## cordic_2taylor
module cordic_2taylor (
input clk,
input reset,
input signed [15:0] ang,
input signed [15:0] xin,
input signed [15:0] yin,
output signed [15:0] Xout,
output signed [15:0] Yout);
Size in the first run: roughly 4600 cells after synthesis, ~180 flip-flops.
export LEC_CHECK = 0
export ABC_AREA = 1
export CAP_MARGIN = 20
export CORE_MARGIN = 2
export CORE_UTILIZATION = 40
export CTS_CLUSTER_DIAMETER = 328
export CTS_CLUSTER_SIZE = 98
export SETUP_SLACK_MARGIN = -0.61
export SLEW_MARGIN = 20
export TNS_END_PERCENT = 45
create_clock -name core_clock -period 10.0 [get_ports {clk}]
run.sh (not shown) runs the stock make flow with config.mk's settings and CLKGATE_MAP_FILE=.
Rerun with:
==> flow/config.mk (replaced) <==
export PLATFORM = sky130hd
export DESIGN_NAME = cordic_2taylor
export DESIGN_NICKNAME = cordic_2taylor
export VERILOG_FILES = /design/flow/design.v
export SDC_FILE = /design/flow/constraint.sdc
export NUM_CORES = 4
export LEC_CHECK = 0
export CAP_MARGIN = 20
export CELL_PAD_IN_SITES_DETAIL_PLACEMENT = 2
export CORE_MARGIN = 2
export CORE_UTILIZATION = 40
export GPL_ROUTABILITY_DRIVEN = 0
export MAX_ROUTING_LAYER = met4
export SETUP_SLACK_MARGIN = 2.05
export SLEW_MARGIN = 20
export TNS_END_PERCENT = 60
Result:
- With this change the flow failed in 5_1_grt with GRT-0116
- die area grows by 2.6%
- synthesized cell count decreases by about 9%
- synthesized area climbs by about 2.6%
Rerun with:
==> flow/config.mk (replaced) <==
export PLATFORM = sky130hd
export DESIGN_NAME = cordic_2taylor
export DESIGN_NICKNAME = cordic_2taylor
export VERILOG_FILES = /design/flow/design.v
export SDC_FILE = /design/flow/constraint.sdc
export NUM_CORES = 4
export LEC_CHECK = 0
export ABC_AREA = 1
export CAP_MARGIN = 25
export CORE_MARGIN = 2
export CORE_UTILIZATION = 22
export CTS_CLUSTER_DIAMETER = 338
export CTS_CLUSTER_SIZE = 100
export HOLD_SLACK_MARGIN = -0.07
export PLACE_DENSITY = 0.91
export SETUP_SLACK_MARGIN = -0.97
export SLEW_MARGIN = 0
Outcome: With this change the flow produced a clean layout; die area increases by about 80%; synthesized area shrinks by 2.5%; synthesized cell count went up by 9.8%.
Rerun with:
--- a/flow/config.mk
+++ b/flow/config.mk
@@ -8,9 +8,9 @@
 export ABC_AREA = 1
-export CAP_MARGIN = 25
+export CAP_MARGIN = 0
 export CORE_MARGIN = 2
-export CORE_UTILIZATION = 22
+export CORE_UTILIZATION = 40
 export CTS_CLUSTER_DIAMETER = 338
-export CTS_CLUSTER_SIZE = 100
+export CTS_CLUSTER_SIZE = 43
 export HOLD_SLACK_MARGIN = -0.07
-export PLACE_DENSITY = 0.91
+export PLACE_DENSITY_LB_ADDON = 0.02
 export SETUP_SLACK_MARGIN = -0.97
Final area came out lower by 1.1%; non-clock buffer count climbs by 84; final cell count goes down by 12%; area after synthesis is unchanged; via count came out lower by 4.0%; count of clock-buffer cells in the layout is unchanged; maximum frequency rose by 2.8%; setup slack improved by 260 ps; global-route usage climbs by 11 points.
Rerun with:
==> flow/config.mk (replaced) <==
export PLATFORM = sky130hd
export DESIGN_NAME = cordic_2taylor
export DESIGN_NICKNAME = cordic_2taylor
export VERILOG_FILES = /design/flow/design.v
export SDC_FILE = /design/flow/constraint.sdc
export NUM_CORES = 4
export LEC_CHECK = 0
export CAP_MARGIN = 0
export CORE_MARGIN = 2
export CORE_UTILIZATION = 40
export GPL_TIMING_DRIVEN = 0
export HOLD_SLACK_MARGIN = 0.17
export SLEW_MARGIN = 20
==> flow/constraint.sdc (replaced) <==
create_clock -name core_clock -period 8.67 [get_ports {clk}]
set_input_delay 1.7340 -clock core_clock [delete_from_list [all_inputs] [get_ports {clk}]]
set_output_delay 1.7340 -clock core_clock [all_outputs]
set_load 0.01 [all_outputs]
After rerunning: This time the run completed, yet does not pass: negative setup slack. Cell area rose by 8.6%. Cell count fell by 5.8%. Wire length rose by 12%. Non-clock buffer count rose by 94.
Rerun with:
--- a/flow/config.mk
+++ b/flow/config.mk
@@ -7,7 +7,5 @@
 export LEC_CHECK = 0
-export CAP_MARGIN = 0
+export CAP_MARGIN = 20
 export CORE_MARGIN = 2
-export CORE_UTILIZATION = 40
-export GPL_TIMING_DRIVEN = 0
-export HOLD_SLACK_MARGIN = 0.17
+export CORE_UTILIZATION = 65
 export SLEW_MARGIN = 20
==> flow/constraint.sdc (replaced) <==
create_clock -name core_clock -period 11.7 [get_ports {clk}]
set_input_delay 2.3400 -clock core_clock [delete_from_list [all_inputs] [get_ports {clk}]]
set_output_delay 2.3400 -clock core_clock [all_outputs]
set_load 0.01 [all_outputs]
Outcome: The new run went through all stages and came out clean. Wire length came out lower by about a fifth. Worst setup slack improves by 1300 ps.


The RTL this note starts from:
==> flow/design.v <==
module sin_h(
    input signed [15:0] r_in,
    output signed [15:0] r_out
    );
     wire signed [15:0] a,b,c,d;
     assign a = r_in + (r_in >>> 2);
     assign b = (a >>> 4)+(r_in >>> 6);
     assign c = b+a; 
     assign d = (c >>> 5)+(r_in);
     assign r_out = d >>>1;     
endmodule
module cos_h(
    input signed [15:0] r,
    output signed [15:0] r_o
    );
    wire signed [15:0] a,b,c,d;
  assign a = r + (r >>> 2);
  assign b = r + (a >>> 2);
  assign c = b >>> 9;
  assign d = r + (r >>> 3);
  assign r_o = c+d;
endmodule
module sinh_23(
    input signed [15:0] rin,
    input S,
    output signed [15:0] rout
    );
     wire signed [15:0] a,b,c,d,e;
     assign a = (rin >>> 4)+ rin;
     assign b = rin + (rin >>> 9);
     assign c = b + (a >>> 7);
     assign d = c >>> 2;
     assign e = b >>> 3;
     assign rout = S? d:e;
endmodule
module cosh_23(
    input signed [15:0] ri,
    input sel,
    output signed [15:0] ro
    );
    wire signed [15:0] a,b,c,d;
    assign a = ri >>>7;
    assign b = (ri >>> 8)+ ri;
    assign c = b >>> 5;
    assign d = sel? c:b;
    assign ro = d + ri;
endmodule
module sinh_45(
    input signed [15:0] rin,
    input s,
    output signed [15:0] rout    
    );
    wire signed [15:0] a,b,c;
    assign a = rin >>> 4;
    assign b = rin >>> 5;
    assign c = s? a:b;
    assign rout = c;
endmodule
module cosh_45(
    input signed [15:0] rin,
    input s,
    output signed [15:0] rout    
    );
    wire signed [15:0] a,b,c;
    assign a = rin >>> 11;
    assign b = rin >>> 9;
    assign c = s? b:a;
    assign rout = rin + c;
endmodule
module stage_1(
    input signed [15:0] x_in,
    input signed [15:0] y_in,
    input signed [15:0] ang_in,
    input clk,
    input reset,
    output reg signed [15:0] x_out,
    output reg signed [15:0] y_out,
    output reg signed [15:0] ang_out
    );
    wire signed [15:0] p,q,u,v,abs_theta;
    assign abs_theta = ang_in[15] ? (~ang_in + 1'b1) : ang_in;
    reg signed [15:0] r,s,w,x,z,k; 
    sin_h S1(.r_in(y_in), .r_out(q));
    sin_h S2(.r_in(x_in), .r_out(u));
    cos_h C1(.r(x_in), .r_o(p));
    cos_h C2(.r(y_in), .r_o(v));
    always @(posedge clk, posedge reset)
    begin
    if(reset)
      begin
      x_out <= 16'b0000000000000000;
      y_out <= 16'b0000000000000000;
      ang_out <= 16'b0000000000000000;
      end
    else
    begin
      if (abs_theta <= 16'b0001000000000000)
         begin
         x_out <= x_in;
         y_out <= y_in;
         ang_out <= ang_in;
         end
      else 
         begin
         case(ang_in[15])
         1'b0: begin 
              x_out <= p+q; 
              y_out <= u+v; 
              ang_out <= ang_in - 16'b0010000000000000; 
              end
         1'b1: begin 
              x_out <= p-q; 
              y_out <= v-u; 
              ang_out <= ang_in + 16'b0010000000000000; 
              end
          endcase
         end
  end
end
endmodule
module stage_23(
    input signed [15:0] x_pr,
    input signed [15:0] y_pr,
    input signed [15:0] ang_pr,
    input clk,
    input reset,
    output reg signed [15:0] sx2_op,
    output reg signed [15:0] sy2_op,
    output reg signed [15:0] sa2_op
    );
  wire signed [15:0] abs_theta,o1,o2,o3,o4,w1,w2,w3,w4;
  assign abs_theta = ang_pr[15] ? (~ang_pr + 1'b1) : ang_pr;
  wire sel23;
  assign sel23 = (abs_theta > 16'b0000110000000000)?1'b1:1'b0;
  sinh_23 S1(.rin(x_pr),.S(sel23),.rout(o1));
  sinh_23 S2(.rin(y_pr),.S(sel23),.rout(o2));
  cosh_23 C1(.ri(x_pr),.sel(sel23),.ro(o3));
  cosh_23 C2(.ri(y_pr),.sel(sel23),.ro(o4)); 
always @(posedge clk, posedge reset)
begin
  if(reset)
      begin
      sx2_op <= 16'b0000000000000000;
      sy2_op<= 16'b0000000000000000;
      sa2_op <= 16'b0000000000000000;
      end
  else 
     begin
     if (abs_theta > 16'b0000110000000000 | abs_theta <= 16'b0000010000000000)
      begin
      sx2_op <= x_pr;
      sy2_op <= y_pr;
      sa2_op <= ang_pr;
      end
  else
      begin
         if(ang_pr[15])
          begin
          sx2_op <= o3 - o2;
          sy2_op <= o4 - o1;
          sa2_op <= sel23? (ang_pr + 16'b0001000000000000) : (ang_pr + 16'b0000100000000000);
          end
         else
          begin
          sx2_op <= o3 + o2;
          sy2_op <= o4 + o1;
          sa2_op <= sel23? (ang_pr - 16'b0001000000000000) : (ang_pr - 16'b0000100000000000);
          end
      end 
    end
end
endmodule  
module stage_45(
    input signed [15:0] sx2_op,
    input signed [15:0] sy2_op,
    input signed [15:0] sa2_op,
    input clk,
    input reset,
    output reg signed [15:0] x_nxt,
    output reg signed [15:0] y_nxt,
    output reg signed [15:0] ang_nxt
    );
    wire signed [15:0] o5,o6,o7,o8,w5,w6,w7,w8,abs_theta2;
    wire sel45;
    assign abs_theta2 = sa2_op[15] ? (~sa2_op + 1'b1) : sa2_op;
    assign sel45 = (abs_theta2 > 16'b0000001100000000)? 1'b1:1'b0;
sinh_45 S3(.rin(sx2_op),.s(sel45),.rout(o5));
sinh_45 S4(.rin(sy2_op),.s(sel45),.rout(o6));
cosh_45 C3(.rin(sx2_op),.s(sel45),.rout(o7));
cosh_45 C4(.rin(sy2_op),.s(sel45),.rout(o8));
always @(posedge clk, posedge reset)
begin
   if(reset)
      begin
      x_nxt <= 16'b0000000000000000;
      y_nxt <= 16'b0000000000000000;
      ang_nxt <= 16'b0000000000000000;
      end
   else
      begin
         if(abs_theta2 <= 16'b0000000100000000)
             begin
             x_nxt <= sx2_op;
             y_nxt <= sy2_op;
             ang_nxt <= sa2_op;
             end 
         else
             begin
             if(sa2_op[15])
                begin
                x_nxt <= o7 - o5;
                y_nxt <= o8 - o6;
                ang_nxt <= sel45? (sa2_op + 16'b0000010000000000) : (sa2_op + 16'b0000001000000000);
                end
             else
                begin
                x_nxt <= o7 + o5;
                y_nxt <= o8 + o6;
                ang_nxt <= sel45? (sa2_op - 16'b0000010000000000) : (sa2_op - 16'b0000001000000000);
                end
             end
      end
end
endmodule
module last_stage(
    input signed [15:0] x3,
    input signed [15:0] y3,
    input signed [15:0] ang3,
    input clk,
    input reset,
    output reg signed [15:0] xf,
    output reg signed [15:0] yf
    );
    wire signed [15:0] abs_theta,w1,w2,w3,w4,w5,w6;
    assign abs_theta = ang3[15] ? (~ang3 + 1'b1) : ang3;
    wire [3:0] k;
    assign k = abs_theta[15:12] + abs_theta[11];
    assign w1 = y3 >>> 9;
    assign w2 = x3 >>> 9;
    assign w3 = k*w1;
    assign w4 = k*w2;
    always @(posedge clk, posedge reset)
    begin
       if (reset)
         begin
         xf <= 16'b0000000000000000;
         yf <= 16'b0000000000000000;
         end
       else 
          begin
               if (ang3[15])
                 begin
                 xf <= x3 + w3;
                 yf <= y3 + w4;
                 end
               else 
                 begin
                 xf <= x3 - w3;
                 yf <= y3 - w4;
                 end
          end
    end
endmodule
`timescale 1ns / 100ps
module cordic_2taylor (
input clk,
input reset,
input signed [15:0] ang,
input signed [15:0] xin,
input signed [15:0] yin,
output signed [15:0] Xout,
output signed [15:0] Yout);
wire signed [15:0] x1, y1, theta1;           
wire signed [15:0] x2, y2, theta2;           
wire signed [15:0] x3, y3, theta3;           
    stage_1 S1(xin,yin,ang,clk,reset,x1,y1,theta1);
    stage_23 S2(x1,y1,theta1,clk,reset,x2,y2,theta2);
    stage_45 S3(x2,y2,theta2,clk,reset,x3,y3,theta3);
    last_stage S4(x3,y3,theta3,clk,reset,Xout,Yout);
endmodule
==> flow/config.mk <==
export PLATFORM = sky130hd
export DESIGN_NAME = cordic_2taylor
export DESIGN_NICKNAME = cordic_2taylor
export VERILOG_FILES = /design/flow/design.v
export SDC_FILE = /design/flow/constraint.sdc
export NUM_CORES = 4
export LEC_CHECK = 0
export CAP_MARGIN = 20
export CORE_MARGIN = 2
export CORE_UTILIZATION = 40
export GPL_ROUTABILITY_DRIVEN = 0
export MAX_ROUTING_LAYER = met4
export SLEW_MARGIN = 20
==> flow/constraint.sdc <==
create_clock -name core_clock -period 10.0 [get_ports {clk}]
set_input_delay 2.0000 -clock core_clock [delete_from_list [all_inputs] [get_ports {clk}]]
set_output_delay 2.0000 -clock core_clock [all_outputs]
set_load 0.01 [all_outputs]
The first run finished with timing, DRC and antenna clean.
Change:
- CORE_UTILIZATION: 40 -> 68
- GPL_ROUTABILITY_DRIVEN: 0 -> default
- MAX_ROUTING_LAYER: met4 -> default
- clock period: 10.0 -> 7.82 ns (I/O delays scaled with it)
=> The changed run reached the layout checks and failed them: negative setup slack; global-route usage goes up by 19 points; wire length goes up by 43%; first-iteration DRC count goes up to 2.7 times its value; final area goes up by about 6%; sequential share of layout area goes down by 0.66 points; clock-buffer cell count goes down by 1.
Change:
- CORE_UTILIZATION: 68 -> 69
- CTS_CLUSTER_DIAMETER: default -> 103
- SETUP_SLACK_MARGIN: default -> 2.33
- clock period: 7.82 -> 8.24 ns (I/O delays scaled with it)
The changed run never finished: it broke off in global routing (5_1_grt) with GRT-0232.
Die area came out lower by about 1.4%.
Synthesized area does not change.
Synthesized cell count is unchanged.
Change:
- CORE_UTILIZATION: 69 -> 40
- CTS_CLUSTER_DIAMETER: 103 -> default
- SETUP_SLACK_MARGIN: 2.33 -> default
- clock period: 8.24 -> 9.78 ns (I/O delays scaled with it)
With this change the flow finished clean.
Synthesized area does not change.
Synthesized cell count stays the same.
Die size goes up by 71%.
Change:
- CORE_UTILIZATION: 40 -> 58
- clock period: 9.78 -> 5.43 ns (I/O delays scaled with it)
With this change the flow never finished: it broke off in global routing (5_1_grt) (GRT-0232).
Synthesized cell count does not change.
Die size falls by 31%.
Synthesized area stays the same.
Change:
- CORE_UTILIZATION: 58 -> 66
- MAX_ROUTING_LAYER: default -> met4
- SETUP_SLACK_MARGIN: default -> 1.5
- clock period: 5.43 -> 9.5 ns (I/O delays scaled with it)
With this change the flow finished with timing, DRC and antenna clean.
Die size falls by 12%.
Synthesized cell count is unchanged.
Synthesized area is unchanged.
